## test_wrapper
module test_wrapper #(
	parameter SYS_VERSION = 41,
	parameter WIDTH = 16,
	parameter NUM_SUB_MON = 3
)(
	input clk,
	input reset,
	input       [5:0] slave_address,
	input             slave_read,
	input             slave_write,
	input      [31:0] slave_writedata,
	output reg [31:0] slave_readdata,
	output [WIDTH-1:0] dut_a,
	output [WIDTH-1:0] dut_b,
	input  [WIDTH-1:0] dut_out
);
	reg  [31:0] d_hpc_ctrl;
	wire [31:0] o_hpc_datctr;
	wire [31:0] o_hpc_errctr;
	wire [31:0] o_hpc_sysver;
	wire [31:0] o_hpc_dutdelay;
	reg  [31:0] i_hpc_fselect;
	reg  [31:0] i_hpc_fmanual_a;
	reg  [31:0] i_hpc_fmanual_b;
	reg  [31:0] i_hpc_fbitset_a;
	reg  [31:0] i_hpc_fbitset_b;
	reg  [31:0] i_hpc_fbitclr_a;
	reg  [31:0] i_hpc_fbitclr_b;
	reg  [31:0] o_hpc_maxacc;
	reg  [31:0] o_hpc_minacc;
	localparam D_CTRL_ADDR     = 6'h00;
	localparam O_SYSVER_ADDR   = 6'h04;
	localparam I_FSELECT_ADDR    = 6'h10;
	localparam I_FMANUAL_A_ADDR  = 6'h14;
	localparam I_FMANUAL_B_ADDR  = 6'h18;
	localparam I_FBITSET_A_ADDR  = 6'h1C;
	localparam I_FBITSET_B_ADDR  = 6'h20;
	localparam I_FBITCLR_A_ADDR  = 6'h24;
	localparam I_FBITCLR_B_ADDR  = 6'h28;
	localparam O_DUTDELAY_ADDR   = 6'h2C;
	localparam O_DATCTR_ADDR   = 6'h30;
	localparam O_ERRCTR_ADDR   = 6'h34;
	localparam O_MAXACC_ADDR   = 6'h38;
  ...
Size: about 2500 cells after synthesis, roughly 120 I/O pins, ~29000 um^2 of cells after synthesis.
Settings: LEC_CHECK=0, CAP_MARGIN=30, CELL_PAD_IN_SITES_GLOBAL_PLACEMENT=0, CORE_ASPECT_RATIO=1.0, CORE_MARGIN=2, CORE_UTILIZATION=72, CTS_CLUSTER_DIAMETER=27, CTS_CLUSTER_SIZE=22, GPL_TIMING_DRIVEN=1, PLACE_DENSITY=0.36, SETUP_SLACK_MARGIN=0.62, SLEW_MARGIN=25, TNS_END_PERCENT=100; clock period 2.48 ns.
run.sh (not shown) runs the stock make flow with config.mk's settings and CLKGATE_MAP_FILE=.
The first run stopped in global routing (5_1_grt) on GRT-0232.
Change:
Settings changed: CELL_PAD_IN_SITES_GLOBAL_PLACEMENT 0 to not set, CORE_ASPECT_RATIO 1.0 to not set, CORE_UTILIZATION 72 to 70, CTS_CLUSTER_DIAMETER 27 to not set, CTS_CLUSTER_SIZE 22 to 24, GPL_TIMING_DRIVEN 1 to not set, PLACE_DENSITY 0.36 to not set, SETUP_SLACK_MARGIN 0.62 to not set, SLEW_MARGIN 25 to 20, TNS_END_PERCENT 100 to not set.
Clock period 2.48 ns to 1.95 ns, I/O delays scaled along.
- The changed run ran to the end with violations: negative setup slack
- synthesized area stays the same
- synthesized cell count stays the same
- die size went up by 2.8%
Change:
Settings changed: ABC_AREA set to 1, CAP_MARGIN 30 to 20, CORE_UTILIZATION 70 to 40, CTS_CLUSTER_SIZE 24 to not set, HOLD_SLACK_MARGIN set to -0.09, SETUP_SLACK_MARGIN set to 0.59.
Clock period 1.95 ns to 3.0 ns, I/O delays scaled along.
Result:
- With this change the flow finished with timing, DRC and antenna clean
- non-clock buffer count drops by 281
- global-route usage drops by 17 points
- sequential cell count does not change
- design area drops slightly
- core utilization drops by 42 points
Change:
Settings changed: ABC_AREA 1 to not set, CORE_UTILIZATION 40 to 72, CTS_CLUSTER_SIZE set to 31, SETUP_SLACK_MARGIN 0.59 to not set.
Clock period 3.0 ns to 2.21 ns, I/O delays scaled along.
With this change the flow finished with negative setup slack left.
Die size is lower by 48%.
Via count is lower by 15%.
Global-route usage came out higher by 13 points.
First-iteration DRC count goes down by 18%.
Flip-flop count is unchanged.
Wire length decreases by 12%.
Synthesized area decreases by 6.6%.
Count of clock-buffer cells in the layout went down by 25.
Change:
Settings changed: PLACE_DENSITY set to 0.64, SETUP_SLACK_MARGIN set to 0.42.
Clock period 2.21 ns to 1.55 ns, I/O delays scaled along.
The new run failed in clock tree synthesis (4_1_cts) with DPL-0033; area after synthesis is unchanged; synthesized cell count is unchanged; die area does not change.
Change:
Settings changed: ABC_AREA set to 1, CORE_UTILIZATION 72 to 70, CTS_CLUSTER_DIAMETER set to 57, CTS_CLUSTER_SIZE 31 to 49, HOLD_SLACK_MARGIN -0.09 to not set, PLACE_DENSITY 0.64 to 0.35, SETUP_SLACK_MARGIN 0.42 to 0.44.
What happened: Now the flow stopped in global routing (5_1_grt), error DPL-0038; synthesized area rises by 7.1%; die size rose by 10%; synthesized cell count is higher by 40%.

========
run A:
test_wrapper again, from the RTL that the note above started with.
Settings: LEC_CHECK=0, ABC_AREA=1, CAP_MARGIN=20, CORE_ASPECT_RATIO=0.5, CORE_MARGIN=2, CORE_UTILIZATION=72, CTS_CLUSTER_DIAMETER=285, CTS_CLUSTER_SIZE=95, PLACE_DENSITY=0.39, SETUP_SLACK_MARGIN=0.49, SLEW_MARGIN=20; clock period 1.67 ns.
Run A did not finish: a tool error stopped it during 5_1_grt.
#### Input delta (run B over run A)
- CORE_ASPECT_RATIO no longer set, was 0.5
- CORE_UTILIZATION now 68, was 72
- CTS_CLUSTER_SIZE no longer set, was 95
- SETUP_SLACK_MARGIN now 0.64, was 0.49
- PLACE_DENSITY no longer set, was 0.39
- ABC_AREA no longer set, was 1
- CTS_CLUSTER_DIAMETER no longer set, was 285
- the clock period (ns, I/O delays scaled along) now 2.24, was 1.67
Findings:
Finished, but not clean: run B, with negative setup slack. Higher post-placement worst setup slack was reported by run B, not run A. Run B ended up with a higher post-synthesis share of cell area spent on xor and xnor gates than run A did. Re last weighted congestion value of the routability-driven placer: run A was higher than run B. Post-synthesis cell area (run B / run A): 0.934. Going from run A to run B, die height grows by about 40%. Chip area from the yosys synthesis statistics was lower in the run labelled run B. Sort run B and run A by area of the core, ascending, and run B comes first. Run B against run A: chip area shows a reduction of 590 sq um, placed wire-length estimate shows a reduction of about 25%, net count after synthesis shows a reduction of 997.
diff inputs: run B => run C
- CORE_UTILIZATION now 40, was 68
- SETUP_SLACK_MARGIN now 0.16, was 0.64
- the clock period (ns, I/O delays scaled along) now 2.8, was 2.24
Of run C and run B, run C shows the higher instance count after placement with tap cells included, with run B below it.
Run C closes out successfully: all stages finished, all timing, DRC and antenna checks passed.
The fmax in run C sits 7.2% below the value recorded for run B.
Summary — sum of routed wire segments on met1, run C relative to run B: higher, by about 3.3%.
Changes observed in run C relative to run B: final cell area excluding filler cells now sits lower, cell depth of the worst setup path now sits higher, leakage power now sits lower, detailed-route wire length now sits lower.
Hold buffer count at cts came out exactly the same in run C and run B.
Going from run B to run C, the die area was enlarged.
diff inputs: run C => run D
- SETUP_SLACK_MARGIN no longer set, was 0.16
- CORE_UTILIZATION now 11, was 40
- the clock period (ns, I/O delays scaled along) now 3.73, was 2.8
Results
Run D: die span in y higher than run C
Comparing run D and run C, the lower fraction of met3 tracks used by global routing is on run D.
Number of logic stages on the critical path including buffering in run D vs run C: down 2
Per the comparison of run D with run C, number of DRC markers after the initial detailed-route iteration about even; total power fell 25%; horizontal die dimension rose 89%; net switching power of the design fell about 22%; routed wire length rose about 16%.
Die area was higher in the run labelled run D.

========
== job 9456 ==
Starting RTL as in the previous note.
Design test_wrapper, start of the top module:
module test_wrapper #(
	parameter SYS_VERSION = 41,
	parameter WIDTH = 16,
	parameter NUM_SUB_MON = 3
)(
	input clk,
	input reset,
	input       [5:0] slave_address,
	input             slave_read,
	input             slave_write,
	input      [31:0] slave_writedata,
	output reg [31:0] slave_readdata,
	output [WIDTH-1:0] dut_a,
	output [WIDTH-1:0] dut_b,
	input  [WIDTH-1:0] dut_out
);
clock: 2.34 ns
lec_check: 0
abc_area: 1
cap_margin: 10
cell_pad_in_sites_detail_placement: 1
cell_pad_in_sites_global_placement: 2
core_aspect_ratio: 1.83
core_margin: 2
core_utilization: 69
cts_cluster_size: 64
max_routing_layer: met5
min_routing_layer: met2
place_density_lb_addon: 0.23
setup_slack_margin: 0.02
slew_margin: 20
Job 9456 never completed; the flow aborted with a tool error in global placement without I/O (3_1_place_gp_skip_io).
#### Input delta (job 5544 over job 9456)
- removing SETUP_SLACK_MARGIN (formerly 0.02)
- removing MIN_ROUTING_LAYER (formerly met2)
- removing CELL_PAD_IN_SITES_DETAIL_PLACEMENT (formerly 1)
- changing CAP_MARGIN from 10 to 20
- removing CORE_ASPECT_RATIO (formerly 1.83)
- removing CELL_PAD_IN_SITES_GLOBAL_PLACEMENT (formerly 2)
- removing ABC_AREA (formerly 1)
- removing PLACE_DENSITY_LB_ADDON (formerly 0.23)
- changing CORE_UTILIZATION from 69 to 64
- removing CTS_CLUSTER_SIZE (formerly 64)
- removing MAX_ROUTING_LAYER (formerly met5)
- changing the clock period (ns, I/O delays scaled along) from 2.34 to 2.12
==> results <==
Final checks on job 5544, whose flow otherwise completed, came back failing, citing setup timing.
The higher starting density of the core came out of job 9456.
Area of the core on job 5544 is behind job 9456.
Job 5544 has share of synthesized cell area in full adder, half adder and majority cells above what job 9456 had.
Job 9456 -> job 5544: die span in y decreased by more than a quarter
Number of enable-type register cells in the synthesized netlist of job 5544 is on par with job 9456.
Relative to job 5544, the following input files were edited for job 8504:
- changing CORE_UTILIZATION from 64 to 40
- changing the clock period (ns, I/O delays scaled along) from 2.12 to 2.8
Findings:
- Job 8504 vs. job 5544: global routing usage on met2 went down; time the worst path needs with I/O delays and setup went up; post-detailed-route via-to-cell ratio went down; peak supply drop went down; post-cts sizing count went down.
- Job 8504: full flow OK, the timing, DRC and antenna checks passed
- Compared with job 5544, job 8504 shows met2 layer wire length in the routed design that has gone down by a few percent.
- Comparing job 8504 and job 5544, the higher wire length reported by the detailed router was measured on job 5544.
--- input diff job 8504..job 1206 ---
- a change of CORE_UTILIZATION from 40 to 33
- Job 1206 does better than job 8504 on wire length.
- On pin slew with the least headroom to its limit, job 1206 and job 8504 are basically level.
- On fraction of area in registers: job 1206 sits below job 8504.
- In the final reports, the cell area of job 1206 is larger than that of job 8504.
- Worst setup slack: job 1206 vs job 8504 up 0.0079 ns
- Total number of tap cells for job 1206: 22% up relative to job 8504
- The total die size in job 1206 sits about 20% above the value recorded for job 8504.
- Job 1206 was carried through to the last stage, and its layout satisfied the timing, DRC and antenna checks.
## Diff of input files: job 6513 against job 1206
- CORE_UTILIZATION: 33 -> 68
- the clock period (ns, I/O delays scaled along): 2.8 -> 2.94
## What came out
Min post-route fraction of the period consumed by the critical path across job 1206 and job 6513: job 6513. Summary: with job 1206 as the reference, maximum frequency in job 6513 moved down by a few percent. In the reports for job 1206 and job 6513, the smaller met1 usage in global routing belongs to job 1206. Job 6513 ended up with a lower non-clock buffer share of cell area than job 1206 did. Of the two values seen for startpoint of the most critical setup path, u_testbench.u_monitor.a[0][2] was produced by job 1206 and u_testbench.u_monitor.ready_ctr[0] by job 6513. Changes observed in job 6513 relative to job 1206: global-route usage now sits higher, final area now sits lower, power density over the cells now smaller, core utilization went up 39 points.
diff inputs: job 6513 => job 6933
- CORE_UTILIZATION: 68 -> 72
- HOLD_SLACK_MARGIN: unset -> -0.1
- CTS_CLUSTER_SIZE: unset -> 50
- PLACE_DENSITY: unset -> 0.76
- the clock period (ns, I/O delays scaled along): 2.94 -> 3.12
[summary]
Measured against each other, job 6513 and job 6933 differ in time the worst path needs with I/O delays and setup, the higher figure coming from job 6933. Delta (job 6933 minus job 6513): setup slack now larger, relative contribution of the clock network to total power now smaller, global-route usage over all layers now larger, delay of the slowest critical-path stage now larger. Job 6513 -> job 6933: buffers inserted during post-CTS setup optimization delta 0, exact match. Higher utilization after layout goes to job 6933 over job 6513.

========
run 1:
test_wrapper again, from the RTL that the note above started with.
Settings: LEC_CHECK=0, ABC_AREA=1, CAP_MARGIN=20, CELL_PAD_IN_SITES_DETAIL_PLACEMENT=1, CELL_PAD_IN_SITES_GLOBAL_PLACEMENT=2, CORE_ASPECT_RATIO=1.83, CORE_MARGIN=2, CORE_UTILIZATION=69, CTS_CLUSTER_SIZE=20, HOLD_SLACK_MARGIN=0.15, MAX_ROUTING_LAYER=met5, MIN_ROUTING_LAYER=met2, PLACE_DENSITY_LB_ADDON=0.23, SLEW_MARGIN=20; clock period 2.34 ns.
Run 1 got as far as 3_1_place_gp_skip_io, where a tool error ended the run.
Changes in run 2 relative to run 1:
# run 1
export LEC_CHECK = 0
export ABC_AREA = 1
export CAP_MARGIN = 20
export CELL_PAD_IN_SITES_DETAIL_PLACEMENT = 1
export CELL_PAD_IN_SITES_GLOBAL_PLACEMENT = 2
export CORE_ASPECT_RATIO = 1.83
export CORE_MARGIN = 2
export CORE_UTILIZATION = 69
export CTS_CLUSTER_SIZE = 20
export HOLD_SLACK_MARGIN = 0.15
export MAX_ROUTING_LAYER = met5
export MIN_ROUTING_LAYER = met2
export PLACE_DENSITY_LB_ADDON = 0.23
export SLEW_MARGIN = 20
create_clock -name core_clock -period 2.34 [get_ports {clk}]
# run 2
export LEC_CHECK = 0
export CAP_MARGIN = 20
export CORE_MARGIN = 2
export CORE_UTILIZATION = 72
export CTS_CLUSTER_SIZE = 50
export PLACE_DENSITY = 0.76
export SLEW_MARGIN = 20
create_clock -name core_clock -period 2.94 [get_ports {clk}]
Run 2 went all the way through the flow, and no timing, DRC or antenna check failed.
Delta (run 2 minus run 1): synthesized area lower; fraction of registers with async set or reset after synthesis shows no meaningful change; die size decreased about 10%; number of unique standard cell types used by synthesis shows an increase of 25.
--- input diff run 2..run 3 ---
# run 2
export LEC_CHECK = 0
export CAP_MARGIN = 20
export CORE_MARGIN = 2
export CORE_UTILIZATION = 72
export CTS_CLUSTER_SIZE = 50
export PLACE_DENSITY = 0.76
export SLEW_MARGIN = 20
create_clock -name core_clock -period 2.94 [get_ports {clk}]
# run 3
export LEC_CHECK = 0
export CAP_MARGIN = 20
export CORE_MARGIN = 2
export CORE_UTILIZATION = 58
export SETUP_SLACK_MARGIN = 0.58
export SLEW_MARGIN = 20
create_clock -name core_clock -period 2.12 [get_ports {clk}]
==> comparison <==
The flow completed for run 3, but it is not clean: the layout still shows negative setup slack. Core utilization for run 3: 7.6 points down relative to run 2. Going from run 2 to run 3, clock-buffer cell count grows by 28. Synthesized area came out exactly the same in run 3 and run 2. Taking run 2 as the reference point, the switching power of run 3 rises by 36%. Global-route usage: run 3 < run 2. Per the comparison of run 3 with run 2, total wirelength of the detailed-routed design went up by about 6.5%; critical path depth has decreased. Per the comparison of run 3 with run 2, cell area saw an increase, power density normalized to cell area up 150 mW/mm^2.
[inputs] run 4 vs run 3
# run 3
export LEC_CHECK = 0
export CAP_MARGIN = 20
export CORE_MARGIN = 2
export CORE_UTILIZATION = 58
export SETUP_SLACK_MARGIN = 0.58
export SLEW_MARGIN = 20
create_clock -name core_clock -period 2.12 [get_ports {clk}]
# run 4
export LEC_CHECK = 0
export CAP_MARGIN = 20
export CORE_MARGIN = 2
export CORE_UTILIZATION = 71
export CTS_CLUSTER_DIAMETER = 285
export PLACE_DENSITY = 0.39
export SLEW_MARGIN = 20
create_clock -name core_clock -period 2.01 [get_ports {clk}]
Results
Finished, but not clean: run 4, with negative setup slack.
Run 4 ended up with u_testbench.u_monitor.a[1][3]$_SDFFE_PP0P_ as its beginning of the critical path; run 3 ended up with u_testbench.u_monitor.a[2][3]$_SDFFE_PP0P_.
Proportion of power drawn by the clock network in run 4 is 0.6 points above run 3.
The synthesis-to-layout area growth number comes out lower for run 4 vs run 3.
Run 4: number of nets in the layout 33 below run 3
The setup slack of run 4 falls short of that of run 3 by 0.10 ns.
Power figures rest on the tool's default switching activity, not on a simulated workload.
